==> flow/design.v <==
`timescale 1ns / 1ps
module syntropy_core #(
    parameter DATA_WIDTH = 16,
    parameter ADDR_WIDTH = 8,
    parameter THRESHOLD_DEFAULT = 16'hE666,   
    parameter LEARNING_RATE = 16'h0019,      
    parameter MAX_ITERATIONS = 8'd10
)(
    input wire clk,
    input wire rst_n,
    input wire [DATA_WIDTH-1:0] voltage_drift,     
    input wire [DATA_WIDTH-1:0] packet_loss,       
    input wire [DATA_WIDTH-1:0] temp_variance,     
    input wire [DATA_WIDTH-1:0] phase_jitter,      
    input wire [DATA_WIDTH-1:0] threshold,         
    input wire enable_learning,                    
    input wire mesh_broadcast_en,                  
    output reg stable,                             
    output reg [DATA_WIDTH-1:0] flux_value,        
    output reg [DATA_WIDTH-1:0] correction_vector,  
    output reg [DATA_WIDTH-1:0] optimized_params,  
    output reg learning_active,                    
    output reg mesh_broadcast_req,                 
    input wire [DATA_WIDTH-1:0] mesh_flux_in,      
    input wire [DATA_WIDTH-1:0] mesh_correction_in,  
    input wire mesh_valid_in,                      
    output reg [DATA_WIDTH-1:0] mesh_flux_out,     
    output reg [DATA_WIDTH-1:0] mesh_correction_out,  
    output reg mesh_valid_out,                     
    output reg [7:0] iteration_count,              
    output reg [3:0] state,                        
    output reg error_flag                          
);
    localparam IDLE = 4'd0;
    localparam EVALUATE = 4'd1;
    localparam LEARN = 4'd2;
    localparam CORRECT = 4'd3;
    localparam BROADCAST = 4'd4;
    localparam ERROR = 4'd5;
    reg [DATA_WIDTH-1:0] flux_reg;
    reg [DATA_WIDTH-1:0] threshold_reg;
    reg [DATA_WIDTH-1:0] metrics [0:3];   
    reg [DATA_WIDTH-1:0] gradients [0:3];  
    reg [DATA_WIDTH-1:0] params [0:3];    
    reg [7:0] iter_count;
    reg [3:0] current_state;
    reg learning_en;
    reg mesh_en;
    wire [DATA_WIDTH-1:0] flux_calc;
    wire signed [22:0] gradient_calc [0:3];
    wire signed [31:0] scaled_step [0:3];
    wire [DATA_WIDTH-1:0] param_update [0:3];
    wire signed [17:0] flux_error;
    localparam signed [31:0] LEARNING_RATE_S = LEARNING_RATE;
    wire overflow_flag;
    assign flux_calc = 16'h0100 - (voltage_drift + packet_loss + 
                                   (temp_variance >> 8) + phase_jitter);
    assign flux_error = $signed({2'b00, threshold_reg}) - $signed({2'b00, flux_reg});
    assign gradient_calc[0] = -2 * flux_error;  
    assign gradient_calc[1] = -2 * flux_error;  
    assign gradient_calc[2] = (-2 * flux_error) >>> 8;  
    assign gradient_calc[3] = -2 * flux_error;  
    assign scaled_step[0] = (LEARNING_RATE_S * gradient_calc[0]) >>> 8;
    assign scaled_step[1] = (LEARNING_RATE_S * gradient_calc[1]) >>> 8;
    assign scaled_step[2] = (LEARNING_RATE_S * gradient_calc[2]) >>> 8;
    assign scaled_step[3] = (LEARNING_RATE_S * gradient_calc[3]) >>> 8;
    assign param_update[0] = params[0] - scaled_step[0][DATA_WIDTH-1:0];
    assign param_update[1] = params[1] - scaled_step[1][DATA_WIDTH-1:0];
    assign param_update[2] = params[2] - scaled_step[2][DATA_WIDTH-1:0];
    assign param_update[3] = params[3] - scaled_step[3][DATA_WIDTH-1:0];
    assign overflow_flag = (flux_calc[15] == 1'b1) || 
                          (param_update[0][15] == 1'b1) ||
                          (param_update[1][15] == 1'b1) ||
                          (param_update[2][15] == 1'b1) ||
                          (param_update[3][15] == 1'b1);
    always @(posedge clk or negedge rst_n) begin
        if (!rst_n) begin
            stable <= 1'b0;
            flux_value <= 16'h0000;
            correction_vector <= 16'h0000;
            optimized_params <= 16'h0000;
            learning_active <= 1'b0;
            mesh_broadcast_req <= 1'b0;
            mesh_flux_out <= 16'h0000;
            mesh_correction_out <= 16'h0000;
            mesh_valid_out <= 1'b0;
            iteration_count <= 8'd0;
            state <= IDLE;
            error_flag <= 1'b0;
            params[0] <= 16'h0000;  
            params[1] <= 16'h0000;  
            params[2] <= 16'h0000;  
            params[3] <= 16'h0000;  
            threshold_reg <= THRESHOLD_DEFAULT;
            flux_reg <= 16'h0000;
            current_state <= IDLE;
            learning_en <= 1'b0;
            mesh_en <= 1'b0;
            iter_count <= 8'd0;
        end else begin
            threshold_reg <= threshold;
            learning_en <= enable_learning;
            mesh_en <= mesh_broadcast_en;
            metrics[0] <= voltage_drift;
            metrics[1] <= packet_loss;
            metrics[2] <= temp_variance;
            metrics[3] <= phase_jitter;
            case (current_state)
                IDLE: begin
                    stable <= 1'b0;
                    learning_active <= 1'b0;
                    mesh_broadcast_req <= 1'b0;
                    mesh_valid_out <= 1'b0;
                    error_flag <= 1'b0;
                    iter_count <= 8'd0;
                    if (overflow_flag) begin
                        current_state <= ERROR;
                    end else begin
                        current_state <= EVALUATE;
                    end
                end
                EVALUATE: begin
                    flux_reg <= flux_calc;
                    flux_value <= flux_calc;
                    if (flux_calc >= threshold_reg) begin
                        stable <= 1'b1;
                        correction_vector <= 16'h0000;
                        current_state <= IDLE;
                    end else begin
                        stable <= 1'b0;
                        correction_vector <= threshold_reg - flux_calc;
                        if (learning_en) begin
                            current_state <= LEARN;
                        end else begin
                            current_state <= CORRECT;
                        end
                    end
                end
                LEARN: begin
                    learning_active <= 1'b1;
                    if (iter_count < MAX_ITERATIONS) begin
                        gradients[0] <= gradient_calc[0];
                        gradients[1] <= gradient_calc[1];
                        gradients[2] <= gradient_calc[2];
                        gradients[3] <= gradient_calc[3];
                        params[0] <= param_update[0];
                        params[1] <= param_update[1];
                        params[2] <= param_update[2];
                        params[3] <= param_update[3];
                        iter_count <= iter_count + 1;
                        iteration_count <= iter_count + 1;
                        flux_reg <= 16'h0100 - (param_update[0] + param_update[1] + 
                                               (param_update[2] >> 8) + param_update[3]);
                    end else begin
                        learning_active <= 1'b0;
                        optimized_params <= params[0] + params[1] + params[2] + params[3];
                        current_state <= CORRECT;
                    end
                end
                CORRECT: begin
                    if (mesh_en && mesh_valid_in) begin
                        correction_vector <= mesh_correction_in;
                    end
                    current_state <= BROADCAST;
                end
                BROADCAST: begin
                    mesh_flux_out <= flux_reg;
                    mesh_correction_out <= correction_vector;
                    mesh_valid_out <= 1'b1;
                    mesh_broadcast_req <= 1'b1;
                    current_state <= IDLE;
                end
                ERROR: begin
                    error_flag <= 1'b1;
                    stable <= 1'b0;
                    learning_active <= 1'b0;
                    mesh_broadcast_req <= 1'b0;
                    mesh_valid_out <= 1'b0;
                end
                default: begin
                    current_state <= IDLE;
                end
            endcase
            state <= current_state;
        end
    end
    always @(posedge clk) begin
        if (mesh_valid_in && mesh_en) begin
        end
    end
endmodule
==> flow/config.mk <==
export PLATFORM = sky130hd
export DESIGN_NAME = syntropy_core
export DESIGN_NICKNAME = syntropy_core
export VERILOG_FILES = /design/flow/design.v
export SDC_FILE = /design/flow/constraint.sdc
export NUM_CORES = 4
export LEC_CHECK = 0
export ABC_AREA = 1
export CAP_MARGIN = 20
export CORE_MARGIN = 2
export CORE_UTILIZATION = 72
export CTS_CLUSTER_DIAMETER = 222
export CTS_CLUSTER_SIZE = 37
export HOLD_SLACK_MARGIN = 0.29
export PLACE_DENSITY = 0.94
export SLEW_MARGIN = 20
==> flow/constraint.sdc <==
create_clock -name core_clock -period 10.1 [get_ports {clk}]
set_input_delay 2.0200 -clock core_clock [delete_from_list [all_inputs] [get_ports {clk}]]
set_output_delay 2.0200 -clock core_clock [all_outputs]
set_load 0.01 [all_outputs]
run.sh (not shown) runs the stock make flow with config.mk's settings and CLKGATE_MAP_FILE=.
The first run ended with an error in 5_1_grt.
Change:
==> flow/config.mk (replaced) <==
export PLATFORM = sky130hd
export DESIGN_NAME = syntropy_core
export DESIGN_NICKNAME = syntropy_core
export VERILOG_FILES = /design/flow/design.v
export SDC_FILE = /design/flow/constraint.sdc
export NUM_CORES = 4
export LEC_CHECK = 0
export CAP_MARGIN = 20
export CORE_MARGIN = 2
export CORE_UTILIZATION = 58
export SLEW_MARGIN = 20
export TNS_END_PERCENT = 5
What happened: With this change the flow finished with negative setup slack left; die size goes up by 21%; synthesized cell count falls by 16%; synthesized area goes down by 2.4%.
Change:
--- a/flow/config.mk
+++ b/flow/config.mk
@@ -7,5 +7,8 @@
 export LEC_CHECK = 0
+export ABC_AREA = 1
 export CAP_MARGIN = 20
+export CORE_ASPECT_RATIO = 0.9
 export CORE_MARGIN = 2
 export CORE_UTILIZATION = 58
+export CTS_CLUSTER_DIAMETER = 323
 export SLEW_MARGIN = 20
==> flow/constraint.sdc (replaced) <==
create_clock -name core_clock -period 7.09 [get_ports {clk}]
set_input_delay 1.4180 -clock core_clock [delete_from_list [all_inputs] [get_ports {clk}]]
set_output_delay 1.4180 -clock core_clock [all_outputs]
set_load 0.01 [all_outputs]
Effect: The changed run finished with negative setup slack left. Design area came out higher by 11%. Routed wire length came out higher by 31%. Count of clock-buffer cells in the layout came out higher by 3. Flip-flop count is unchanged. Area after synthesis came out higher by 2.5%. Die area came out higher by 2.4%. Worst setup slack degrades by 2.1 ns. Non-clock buffer count came out higher by 204. Via count came out higher by 24%. Cell count came out higher by 20%.
Change:
--- a/flow/config.mk
+++ b/flow/config.mk
@@ -9,7 +9,4 @@
 export CAP_MARGIN = 20
-export CORE_ASPECT_RATIO = 0.9
 export CORE_MARGIN = 2
-export CORE_UTILIZATION = 58
-export CTS_CLUSTER_DIAMETER = 323
+export CORE_UTILIZATION = 70
 export SLEW_MARGIN = 20
-export TNS_END_PERCENT = 5
==> flow/constraint.sdc (replaced) <==
create_clock -name core_clock -period 12.1 [get_ports {clk}]
set_input_delay 2.4200 -clock core_clock [delete_from_list [all_inputs] [get_ports {clk}]]
set_output_delay 2.4200 -clock core_clock [all_outputs]
set_load 0.01 [all_outputs]
Outcome:
- This time the run passed the timing, design-rule and antenna checks
- cell area falls by 19%
- die area falls by 17%
- global-route usage rises by 1.6 points
Change:
--- a/flow/config.mk
+++ b/flow/config.mk
@@ -7,6 +7,7 @@
 export LEC_CHECK = 0
-export ABC_AREA = 1
 export CAP_MARGIN = 20
 export CORE_MARGIN = 2
-export CORE_UTILIZATION = 70
+export CORE_UTILIZATION = 72
+export CTS_CLUSTER_SIZE = 41
+export PLACE_DENSITY = 0.95
 export SLEW_MARGIN = 20
==> flow/constraint.sdc (replaced) <==
create_clock -name core_clock -period 10.5 [get_ports {clk}]
set_input_delay 2.1000 -clock core_clock [delete_from_list [all_inputs] [get_ports {clk}]]
set_output_delay 2.1000 -clock core_clock [all_outputs]
set_load 0.01 [all_outputs]
Outcome: Now the flow died in 5_1_grt; synthesized cell count decreases by 16%; die size goes down by 5.0%; area after synthesis went down by 2.4%.
Change:
--- a/flow/config.mk
+++ b/flow/config.mk
@@ -9,5 +9,3 @@
 export CORE_MARGIN = 2
-export CORE_UTILIZATION = 72
-export CTS_CLUSTER_SIZE = 41
-export PLACE_DENSITY = 0.95
+export CORE_UTILIZATION = 40
 export SLEW_MARGIN = 20
==> flow/constraint.sdc (replaced) <==
create_clock -name core_clock -period 13.0 [get_ports {clk}]
set_input_delay 2.6000 -clock core_clock [delete_from_list [all_inputs] [get_ports {clk}]]
set_output_delay 2.6000 -clock core_clock [all_outputs]
set_load 0.01 [all_outputs]
Now the flow finished clean.
Die area went up by 78%.
Area after synthesis is unchanged.
Synthesized cell count is unchanged.
